==> inputs of run Y <==
Design wrapper, start of the top module:
module wrapper #(
    parameter DATA_WIDTH = 32,
    parameter ADDR_WIDTH = 8,
    parameter RESP_WIDTH = 3
)
(
    input s3_axi_aclk,
    input s3_axi_aresetn,
    input [ADDR_WIDTH-1:0] s3_axi_awaddr,
    input s3_axi_awvalid,
    output wire s3_axi_awready,
    input [DATA_WIDTH-1:0] s3_axi_wdata,
    input [DATA_WIDTH/8:0] s3_axi_wstrb,
    input s3_axi_wvalid,
    output wire s3_axi_wready,
    output wire [RESP_WIDTH - 1:0] s3_axi_bresp,
    output wire s3_axi_bvalid,
    input s3_axi_bready,
    input [ADDR_WIDTH-1:0] s3_axi_araddr,
    input s3_axi_arvalid,
    output wire s3_axi_arready,
    output wire [DATA_WIDTH-1:0] s3_axi_rdata,
    output wire [RESP_WIDTH - 1:0] s3_axi_rresp,
    output wire s3_axi_rvalid,
    input s3_axi_rready
);
clock: 13.1 ns
lec_check: 0
abc_area: 0
cap_margin: 5
core_margin: 2
core_utilization: 72
cts_cluster_diameter: 193
cts_cluster_size: 25
gpl_timing_driven: 1
max_routing_layer: met5
place_density: 0.65
setup_slack_margin: -0.36
slew_margin: 20
run.sh (not shown) runs the stock make flow with config.mk's settings and CLKGATE_MAP_FILE=.
==> run F: changes against run Y <==
- ABC_AREA: 0 -> unset
- CAP_MARGIN: 5 -> 0
- CORE_UTILIZATION: 72 -> 71
- CTS_CLUSTER_DIAMETER: 193 -> unset
- CTS_CLUSTER_SIZE: 25 -> 37
- GPL_TIMING_DRIVEN: 1 -> unset
- MAX_ROUTING_LAYER: met5 -> unset
- PLACE_DENSITY: 0.65 -> unset
- SETUP_SLACK_MARGIN: -0.36 -> 1.25
==> flow/constraint.sdc (replaced) <==
create_clock -name core_clock -period 8.68 [get_ports {s3_axi_aclk}]
set_input_delay 1.7360 -clock core_clock [delete_from_list [all_inputs] [get_ports {s3_axi_aclk}]]
set_output_delay 1.7360 -clock core_clock [all_outputs]
set_load 0.01 [all_outputs]
==> qor summary <==
| metric | run F | run Y |
|---|---|---|
| Status | finished clean | finished clean |
| HPWL Detailed | 113300 um | 106300 um |
| MI comb area | 40470 um2 | 39700 um2 |
| Power Density | 96.70 nW/um2 | 50.60 nW/um2 |
| Die y size | 289.0 um | 287.0 um |
| Reg2reg setup slack | 0.65 ns | 4.02 ns |
| Starting DRT DRC Count | 3286 | 2766 |
| Pre-placement core utilization | 0.7172 | 0.7289 |
| Worst-case clock skew | 0.04250 ns | 0.02667 ns |
| Global-route wire length before repair | 242300 um | 232600 um |
| Clk pwr | 3200 uW | 993 uW |
| GRT Overall Usage | 0.3709 | 0.3560 |
| Post-detailed-route via-to-cell ratio | 5.862 | 5.848 |
| Max rail drop VDD | 203.1 uV | 137.4 uV |
| Post-Route WL | 158500 um | 143000 um |
| Count of cell instances traversed by the critical path | 29 | 24 |
| Combinational group share of total power | 0.015 | 0.021 |
| Quantity of gates resized following cts | 137 | 0 |
| Area added between synthesis and finish | 11.93% | 3.425% |
| Post-Place Cell Area | 59990 um2 | 58890 um2 |

========
==> trial 82 <==
Starting RTL as in the previous note.
export LEC_CHECK = 0
export ABC_AREA = 1
export CAP_MARGIN = 5
export CORE_MARGIN = 2
export CORE_UTILIZATION = 72
export CTS_CLUSTER_DIAMETER = 333
export CTS_CLUSTER_SIZE = 25
export GPL_TIMING_DRIVEN = 1
export MAX_ROUTING_LAYER = met5
export PLACE_DENSITY_LB_ADDON = 0.19
export SETUP_SLACK_MARGIN = -0.36
export SLEW_MARGIN = 20
create_clock -name core_clock -period 13.1 [get_ports {s3_axi_aclk}]
==> build 42 (differences from trial 82) <==
==> flow/config.mk (replaced) <==
export PLATFORM = sky130hd
export DESIGN_NAME = wrapper
export DESIGN_NICKNAME = wrapper
export VERILOG_FILES = /design/flow/design.v
export SDC_FILE = /design/flow/constraint.sdc
export NUM_CORES = 4
export LEC_CHECK = 0
export CAP_MARGIN = 20
export CELL_PAD_IN_SITES_GLOBAL_PLACEMENT = 1
export CORE_MARGIN = 2
export CORE_UTILIZATION = 40
export CTS_CLUSTER_DIAMETER = 53
export GPL_ROUTABILITY_DRIVEN = 0
export SLEW_MARGIN = 10
==> flow/constraint.sdc (replaced) <==
create_clock -name core_clock -period 12.7 [get_ports {s3_axi_aclk}]
set_input_delay 2.5400 -clock core_clock [delete_from_list [all_inputs] [get_ports {s3_axi_aclk}]]
set_output_delay 2.5400 -clock core_clock [all_outputs]
set_load 0.01 [all_outputs]
==> qor summary <==
metric	trial 82	build 42
Source of the critical timing path	multiplier_instiate.operandA[31]	multiplier_instiate.operandA[29]
Global-route met2 utilization	65.2%	40.1%
HPWL reported at the end of detailed placement	121000 um	123000 um
Final Worst Setup Slack	4.77 ns	3.53 ns
Flop2flop setup slack	4.77 ns	3.53 ns
Data required, critical path	13.59 ns	13.21 ns
OpenROAD warning count	40	38
Proportion of cell area occupied by registers	21.0%	20.8%
Number of antenna violations at the first check in global routing	0	5
Aoi share	7.35%	8.00%
Well tap count	1070	1903
Placement-stage cell area	60900 sq um	60000 sq um
Peak Freq	120 MHz	109 MHz
Level count of the clock H-tree	1	3
Relative max-transition margin	22.8%	27.2%
Design Power	3.03 mW	4.13 mW
Global Route met1 Usage	48.1%	29.4%
Part of the total power dissipated in the clock network	32.8%	49.3%
Run status	complete, no violations	complete, no violations
Total internal power	2.39 mW	3.20 mW

========
==> inputs of job 7876 <==
Starting RTL as in the previous note.
Settings: LEC_CHECK=0, CAP_MARGIN=20, CORE_MARGIN=2, CORE_UTILIZATION=72, CTS_CLUSTER_DIAMETER=28, MAX_ROUTING_LAYER=met4, SETUP_SLACK_MARGIN=1.25, SLEW_MARGIN=20; clock period 8.68 ns.
==> job 5509: changes against job 7876 <==
- CTS_CLUSTER_DIAMETER: 28 -> unset
- CTS_CLUSTER_SIZE: unset -> 74
- PLACE_DENSITY_LB_ADDON: unset -> 0.0
- SETUP_SLACK_MARGIN: 1.25 -> 2.22
==> flow/constraint.sdc (replaced) <==
create_clock -name core_clock -period 7.71 [get_ports {s3_axi_aclk}]
set_input_delay 1.5420 -clock core_clock [delete_from_list [all_inputs] [get_ports {s3_axi_aclk}]]
set_output_delay 1.5420 -clock core_clock [all_outputs]
set_load 0.01 [all_outputs]
==> impl_metrics.toml <==
# synthesis and place-and-route metrics
[status]
status = "finished with violations"
violations = "setup timing"

[layout]
instances_no_fill = 7843
logic_area_mm2 = 0.04149
nonClkBufAreaFrac = 0.08917

[global_routing]
use_met2 = 0.6509

[pwr]
clkPwrFrac = 0.496
vdd_drop_max_uv = 235.9
power.switching_mw = 1.536

[min_path]
hp-start = "multiplier_instiate.result_hold[57]$_SDFFE_PN0P_"

[sta]
setup_viol = 2
fin_ws_ns = -0.3586
tightest_slew_ns = 1.141

[cts]
cts_resized = 208

[routing]
wl_met1_um = 59730
route.met2.wl_um = 79100
totalWireLength_um = 162100
wl_per_cell_um = 20.67

[placed_design]
dp.cells = 7634
pre_cts_slack_ns = -0.3978

[critical_path]
cp-startpoint = "multiplier_instiate.operandA[13]$_SDFFE_PN0P_"
# the run above: job 5509

==> impl_metrics.toml <==
# synthesis and place-and-route metrics
[placed_design]
dp.cells = 7400

[sta]
tightest_slew_ns = 1.074
setup_viol = 0

[global_routing]
use_met2 = 0.6538

[layout]
logic_area_mm2 = 0.04057
instances_no_fill = 7710
nonClkBufAreaFrac = 0.05713

[routing]
totalWireLength_um = 165600
wl_per_cell_um = 21.48
wl_met1_um = 60010

[critical_path]
cp-startpoint = "multiplier_instiate.operandA[26]$_SDFFE_PN0P_"

[status]
status = "no timing/DRC/antenna violations"

[pwr]
clkPwrFrac = 0.613
power.switching_mw = 1.802

[min_path]
hp-start = "multiplier_instiate.s2_axi_arready_tmp$_SDFF_PN0_"
# the run above: job 7876


========
==> v15 <==
Starting RTL as in the previous note.
==> flow/config.mk <==
export PLATFORM = sky130hd
export DESIGN_NAME = wrapper
export DESIGN_NICKNAME = wrapper
export VERILOG_FILES = /design/flow/design.v
export SDC_FILE = /design/flow/constraint.sdc
export NUM_CORES = 4
export LEC_CHECK = 0
export ABC_AREA = 1
export CAP_MARGIN = 25
export CELL_PAD_IN_SITES_DETAIL_PLACEMENT = 2
export CELL_PAD_IN_SITES_GLOBAL_PLACEMENT = 3
export CORE_MARGIN = 2
export CORE_UTILIZATION = 55
export CTS_CLUSTER_DIAMETER = 366
export CTS_CLUSTER_SIZE = 40
export GPL_ROUTABILITY_DRIVEN = 0
export GPL_TIMING_DRIVEN = 0
export HOLD_SLACK_MARGIN = 0.11
export MAX_ROUTING_LAYER = met5
export PLACE_DENSITY_LB_ADDON = 0.05
export SETUP_SLACK_MARGIN = 2.72
export SLEW_MARGIN = 40
export TNS_END_PERCENT = 50
==> flow/constraint.sdc <==
create_clock -name core_clock -period 12.2 [get_ports {s3_axi_aclk}]
set_input_delay 2.4400 -clock core_clock [delete_from_list [all_inputs] [get_ports {s3_axi_aclk}]]
set_output_delay 2.4400 -clock core_clock [all_outputs]
set_load 0.01 [all_outputs]
==> v37 (differences from v15) <==
- ABC_AREA: 1 -> not set
- CAP_MARGIN: 25 -> 20
- CELL_PAD_IN_SITES_DETAIL_PLACEMENT: 2 -> not set
- CELL_PAD_IN_SITES_GLOBAL_PLACEMENT: 3 -> not set
- CORE_UTILIZATION: 55 -> 40
- CTS_CLUSTER_DIAMETER: 366 -> 236
- CTS_CLUSTER_SIZE: 40 -> not set
- GPL_ROUTABILITY_DRIVEN: 0 -> not set
- GPL_TIMING_DRIVEN: 0 -> not set
- HOLD_SLACK_MARGIN: 0.11 -> not set
- MAX_ROUTING_LAYER: met5 -> not set
- PLACE_DENSITY_LB_ADDON: 0.05 -> not set
- SETUP_SLACK_MARGIN: 2.72 -> not set
- SLEW_MARGIN: 40 -> 20
- TNS_END_PERCENT: 50 -> 45
==> flow/constraint.sdc (replaced) <==
create_clock -name core_clock -period 10.0 [get_ports {s3_axi_aclk}]
set_input_delay 2.0000 -clock core_clock [delete_from_list [all_inputs] [get_ports {s3_axi_aclk}]]
set_output_delay 2.0000 -clock core_clock [all_outputs]
set_load 0.01 [all_outputs]
==> results <==
| item | v37 | v15 |
|---|---|---|
| Result of the run | complete, no violations | stopped before the end |
| Stage where the flow stopped | - | global placement without I/O |
| Simple-gate portion of the synthesized area | 18.5% | 20.0% |
| Syn_area_per_cell | 8.90 um^2 | 7.52 um^2 |
| Die Y-Extent | 384 um | 333 um |
| Area fraction in xor and xnor cells | 1.03% | 0.661% |
| Width of the chip | 384 um | 333 um |
| Area leader share | 31.1% | 30.1% |
| Number of enable flip-flop cells | 0 | 0 |
| Fp_density | 40.2% | 55.6% |
| Complex Gates by Area | 8.00% | 7.35% |
| Number of placement rows | 139 | 120 |
| Total die area | 147000 um^2 | 111000 um^2 |
| Sequential cell area fraction in the yosys report | 22.4% | 21.7% |
| Library cell with the highest instance count after synthesis | sky130_fd_sc_hd__nand2_1 | sky130_fd_sc_hd__inv_1 |
| Number of different library cells in the post-synthesis netlist | 94 | 53 |
| Cell total in the yosys stat output | 6479 | 7932 |
| Yosys chip area | 57700 um^2 | 59600 um^2 |
| Post-synth mux share | 3.68% | 0.0671% |
| Core Box Area | 143000 um^2 | 107000 um^2 |
| Cells after Synth | 6479 | 7932 |
| Adder-cell share of the synthesized area | 37.5% | 36.3% |
| Mapped Area | 57700 um^2 | 59600 um^2 |
Power is estimated from default activity; no workload was simulated.
